==> 07-15 <==
// sha2in
module sha2in(
  input clk,rst_b,lst_pkt,
  input [63:0] pkt,
  output [511:0] blk,
  output blk_val,msg_end
);
export LEC_CHECK = 0
export ABC_AREA = 1
export CAP_MARGIN = 30
export CELL_PAD_IN_SITES_GLOBAL_PLACEMENT = 2
export CORE_ASPECT_RATIO = 0.89
export CORE_MARGIN = 2
export CORE_UTILIZATION = 40
export CTS_CLUSTER_DIAMETER = 112
export GPL_ROUTABILITY_DRIVEN = 0
export SETUP_SLACK_MARGIN = -0.29
export SLEW_MARGIN = 20
create_clock -name core_clock -period 4.0 [get_ports {clk}]
run.sh (not shown) runs the stock make flow with config.mk's settings and CLKGATE_MAP_FILE=.
==> 08-28: changes against 07-15 <==
CAP_MARGIN = 15   (was 30)
CELL_PAD_IN_SITES_GLOBAL_PLACEMENT = default   (was 2)
CORE_ASPECT_RATIO = 0.5   (was 0.89)
CORE_UTILIZATION = 72   (was 40)
CTS_CLUSTER_DIAMETER = 347   (was 112)
CTS_CLUSTER_SIZE = 99   (was default)
GPL_ROUTABILITY_DRIVEN = default   (was 0)
SETUP_SLACK_MARGIN = 0.59   (was -0.29)
TNS_END_PERCENT = 5   (was default)
==> flow/constraint.sdc (replaced) <==
create_clock -name core_clock -period 2.11 [get_ports {clk}]
set_input_delay 0.4220 -clock core_clock [delete_from_list [all_inputs] [get_ports {clk}]]
set_output_delay 0.4220 -clock core_clock [all_outputs]
set_load 0.01 [all_outputs]
==> 02-16: changes against 07-15 <==
ABC_AREA = default   (was 1)
CAP_MARGIN = 20   (was 30)
CELL_PAD_IN_SITES_GLOBAL_PLACEMENT = default   (was 2)
CORE_ASPECT_RATIO = default   (was 0.89)
CORE_UTILIZATION = 66   (was 40)
CTS_CLUSTER_DIAMETER = 397   (was 112)
GPL_ROUTABILITY_DRIVEN = default   (was 0)
PLACE_DENSITY = 0.37   (was default)
SETUP_SLACK_MARGIN = default   (was -0.29)
==> flow/constraint.sdc (replaced) <==
create_clock -name core_clock -period 2.48 [get_ports {clk}]
set_input_delay 0.4960 -clock core_clock [delete_from_list [all_inputs] [get_ports {clk}]]
set_output_delay 0.4960 -clock core_clock [all_outputs]
set_load 0.01 [all_outputs]
==> comparison <==
- 02-16 passed the timing, design-rule and antenna checks. 07-15 completed without violations. 08-28 aborted during clock tree synthesis (4_1_cts), error DPL-0038.
- Of 02-16 and 07-15, 02-16 has the higher worst hold slack (gap 0.24 ns).
- In 02-16 the sequential power is higher than in 07-15, by 66%.
- In 07-15 the power is lower than in 02-16, by 39%.
- Between 02-16 and 07-15, the lower setup slack is in 02-16 (gap 0.70 ns).
- Core utilization: 02-16 is higher than 07-15 (38 points).
- Of 02-16 and 07-15, 07-15 has the higher cell count (gap about 26%, measured against 07-15).
- Of 07-15 and 02-16, 07-15 has the higher clock-buffer cell count (gap 6).
- Of 02-16 and 07-15, 07-15 has the higher area after synthesis (gap 5.6%, measured against 07-15).
- Clock power: 02-16 is higher than 07-15 (about 60%).

========
==> run a: inputs <==
==> flow/design.v <==
module dec #(parameter w=2)(
	input [w-1:0] s,
	input e,
	output reg [2**w-1:0] o
);
	always @ (*) begin
		o = 0;
		if (e)
  		  o[s] = 1;
	end
endmodule
module rgst #(
	parameter w=8
)(
	input clk, rst_b, ld, clr,
	input [w-1:0] d,
	output reg [w-1:0] q
);
	always @ (posedge clk, negedge rst_b)
		if (!rst_b)			q <= 0;
		else if (clr)			q <= 0;
		else if (ld)			q <= d;
endmodule
module cntr #(parameter w=8)(
	input clk, rst_b,c_up,clr,
	output reg [w-1:0] q
);
	always @ (posedge clk, negedge rst_b)
		if (!rst_b)			q <= 0;
		else if (c_up)			q <= q+1;
		else if (clr)			q <= 0;
endmodule
module pktmux(
  input [63:0] pkt,msg_len,
  input pad_pkt,zero_pkt,mgln_pkt,
  output reg [63:0] o
);
  always @ (*)
    if (pad_pkt == 1)         o=(1<<63);
    else if (zero_pkt == 1)   o=0;
    else if (mgln_pkt == 1)   o=msg_len;
    else                      o=pkt;
endmodule
module regfl(
  input clk,rst_b,we,
  input [2:0] s,
  input [63:0] d,
  output [511:0] q
);
  wire [7:0] dout;
  dec #(.w(3)) inst1(.s(s),.e(we),.o(dout));
  generate
    genvar i;
    for (i=0; i<8; i=i+1) begin:v
      rgst #(.w(64)) gi(.clk(clk),.rst_b(rst_b),.clr(1'b0),.d(d),.ld(dout[i]),
          .q(q[511-i*64:448-i*64]));
    end
  endgenerate
endmodule
module sha2indpath(
  input clk,rst_b,clr,st_pkt,pad_pkt,zero_pkt,mgln_pkt,
  input [63:0] pkt,
  output [2:0] idx,
  output [511:0] blk
);
  wire [63:0] mlen, mout;
  wire [21:0] mlen_r;
  assign mlen = {42'b0, mlen_r};
  pktmux inst1(.pkt(pkt),.pad_pkt(pad_pkt),.zero_pkt(zero_pkt),
      .mgln_pkt(mgln_pkt),.msg_len(mlen),.o(mout));
  regfl inst2(.clk(clk),.rst_b(rst_b),.we(st_pkt),.d(mout),
      .s(idx),.q(blk));
  cntr #(.w(3)) inst3(.clk(clk),.rst_b(rst_b),.clr(clr),.c_up(st_pkt),.q(idx));
  rgst #(.w(22)) inst4(.clk(clk),.rst_b(rst_b),.clr(clr),.q(mlen_r),
      .ld(st_pkt&(~(pad_pkt|zero_pkt|mgln_pkt))),
      .d(mlen_r+22'd64));
endmodule
module sha2inctrl(
  input clk,rst_b,lst_pkt,
  input [2:0] idx,
  output reg st_pkt,pad_pkt,
  output reg zero_pkt,mgln_pkt,
  output reg blk_val,msg_end
);
  localparam START=0,RX_PKT=1,PAD=2,ZERO=3,MGLN=4,MSG_END=5,STOP=6;
  reg [2:0] st,st_nxt;
  always @ (*)
    case(st)
      START,RX_PKT: if (lst_pkt == 0)             st_nxt=RX_PKT;
                    else                          st_nxt=PAD;
      PAD,ZERO:     if (idx == 6)                 st_nxt=MGLN;
                    else                          st_nxt=ZERO;
      MGLN:                                       st_nxt=MSG_END;
      MSG_END,STOP:                               st_nxt=STOP;
      default:                                    st_nxt=STOP;
    endcase
  always @ (*) begin
    blk_val=0;
    msg_end=0;
    st_pkt=0;
    pad_pkt=0;
    zero_pkt=0;
    mgln_pkt=0;
    case(st)
      START: begin
        st_pkt=1; end
      RX_PKT: begin
        st_pkt=1;
        if (idx == 0)
          blk_val=1; end
      PAD: begin
        st_pkt=1;
        pad_pkt=1;
        if (idx == 0)
          blk_val=1; end
      ZERO: begin
        st_pkt=1;
        zero_pkt=1;
        if (idx == 0)
          blk_val=1; end
      MGLN: begin
        st_pkt=1;
        mgln_pkt=1; end
      MSG_END: begin
        blk_val=1;
        msg_end=1; end
    endcase
  end
  always @ (posedge clk, negedge rst_b)
    if (rst_b == 0)                                 st<=START;
    else                                            st<=st_nxt;
endmodule
module sha2in(
  input clk,rst_b,lst_pkt,
  input [63:0] pkt,
  output [511:0] blk,
  output blk_val,msg_end
);
  wire [2:0] idx;
  wire st_pkt,pad_pkt,zero_pkt,mgln_pkt;
  sha2inctrl ctrl(.clk(clk),.rst_b(rst_b),.lst_pkt(lst_pkt),.idx(idx),
      .st_pkt(st_pkt),.pad_pkt(pad_pkt),.zero_pkt(zero_pkt),
      .mgln_pkt(mgln_pkt),.blk_val(blk_val),.msg_end(msg_end));
  sha2indpath dpath(.clk(clk),.rst_b(rst_b),.clr(1'b0),.st_pkt(st_pkt),
      .pad_pkt(pad_pkt),.zero_pkt(zero_pkt),.mgln_pkt(mgln_pkt),
      .pkt(pkt),.idx(idx),.blk(blk));
endmodule
==> flow/run.sh <==
#!/bin/bash
# the make line also repeats each setting of config.mk as NAME=value (left out here)
make -C /OpenROAD-flow-scripts/flow DESIGN_CONFIG=/design/flow/config.mk WORK_HOME=/design/flow/orfs CLKGATE_MAP_FILE= finish
==> flow/config.mk <==
export PLATFORM = sky130hd
export DESIGN_NAME = sha2in
export DESIGN_NICKNAME = sha2in
export VERILOG_FILES = /design/flow/design.v
export SDC_FILE = /design/flow/constraint.sdc
export NUM_CORES = 4
export LEC_CHECK = 0
export CAP_MARGIN = 5
export CORE_MARGIN = 2
export CORE_UTILIZATION = 65
export CTS_CLUSTER_DIAMETER = 222
export SETUP_SLACK_MARGIN = -0.17
export SLEW_MARGIN = 20
==> flow/constraint.sdc <==
create_clock -name core_clock -period 2.24 [get_ports {clk}]
set_input_delay 0.4480 -clock core_clock [delete_from_list [all_inputs] [get_ports {clk}]]
set_output_delay 0.4480 -clock core_clock [all_outputs]
set_load 0.01 [all_outputs]
==> run b: changes against run a <==
==> flow/config.mk (replaced) <==
export PLATFORM = sky130hd
export DESIGN_NAME = sha2in
export DESIGN_NICKNAME = sha2in
export VERILOG_FILES = /design/flow/design.v
export SDC_FILE = /design/flow/constraint.sdc
export NUM_CORES = 4
export LEC_CHECK = 0
export CAP_MARGIN = 20
export CORE_MARGIN = 2
export CORE_UTILIZATION = 40
export SLEW_MARGIN = 20
==> flow/constraint.sdc (replaced) <==
create_clock -name core_clock -period 3.16 [get_ports {clk}]
set_input_delay 0.6320 -clock core_clock [delete_from_list [all_inputs] [get_ports {clk}]]
set_output_delay 0.6320 -clock core_clock [all_outputs]
set_load 0.01 [all_outputs]
==> run c: changes against run a <==
--- a/flow/config.mk
+++ b/flow/config.mk
@@ -6,8 +6,12 @@
 export NUM_CORES = 4
 export LEC_CHECK = 0
-export CAP_MARGIN = 5
+export ABC_AREA = 1
+export CAP_MARGIN = 20
+export CELL_PAD_IN_SITES_GLOBAL_PLACEMENT = 1
+export CORE_ASPECT_RATIO = 0.94
 export CORE_MARGIN = 2
 export CORE_UTILIZATION = 65
-export CTS_CLUSTER_DIAMETER = 222
-export SETUP_SLACK_MARGIN = -0.17
+export CTS_CLUSTER_DIAMETER = 312
+export CTS_CLUSTER_SIZE = 80
+export GPL_ROUTABILITY_DRIVEN = 1
 export SLEW_MARGIN = 20
==> flow/constraint.sdc (replaced) <==
create_clock -name core_clock -period 1.86 [get_ports {clk}]
set_input_delay 0.3720 -clock core_clock [delete_from_list [all_inputs] [get_ports {clk}]]
set_output_delay 0.3720 -clock core_clock [all_outputs]
set_load 0.01 [all_outputs]
==> flow_summary.json <==
{
  "violations": "negative hold slack",
  "via_per_inst": 4.91,
  "wl_met1_um": 26700,
  "synth_area_um2": 20300,
  "timing_hold_violations_final": 2,
  "power_frac_seq": 0.358,
  "warnings": 30,
  "p_clk_uw": 6910,
  "hold-worst-slack_ns": -0.0181,
  "wl_met3_um": 5250,
  "outcome": "failed layout checks",
  "gp_congestion": 0.823,
  "max_freq_mhz": 328
}
Source of the figures above: run b

==> flow_summary.json <==
{
  "warnings": 33,
  "outcome": "failed layout checks",
  "max_freq_mhz": 423,
  "hold-worst-slack_ns": 0.448,
  "p_clk_uw": 9270,
  "violations": "negative setup slack",
  "timing_hold_violations_final": 0,
  "synth_area_um2": 20300,
  "wl_met3_um": 10300,
  "wl_met1_um": 26200,
  "ys_warn_count": 6,
  "setup_viol": 89,
  "setup_ws_ns": -0.124
}
Source of the figures above: run a

==> flow_summary.json <==
{
  "mux_area_frac": 0,
  "ys_cells": 2471,
  "fp_util": 0.660,
  "firstError": "[ERROR GPL-0301] Utilization 116.124 % exceeds 100%.",
  "stop_stage": "global placement (3_3_place_gp)",
  "synth-edff-count": 0,
  "outcome": "did not finish",
  "ys_area_um2": 21500,
  "topCombFamilyByArea": "simple AND/OR/NAND/NOR gates",
  "design.core.area_um2": 32500,
  "top_cell": "nand2_1",
  "chip_area_um2": 34500,
  "boundaryPins": 581,
  "fa_ha_area_frac": 0.00408,
  "fp.dieW_um": 191,
  "ys_seq_share": 0.626,
  "synth_area_um2": 21500,
  "synth.distinct_cells": 26,
  "synth_area_leader_cell": "dfrtp_1"
}
Source of the figures above: run c

Power is estimated from default activity; no workload was simulated.
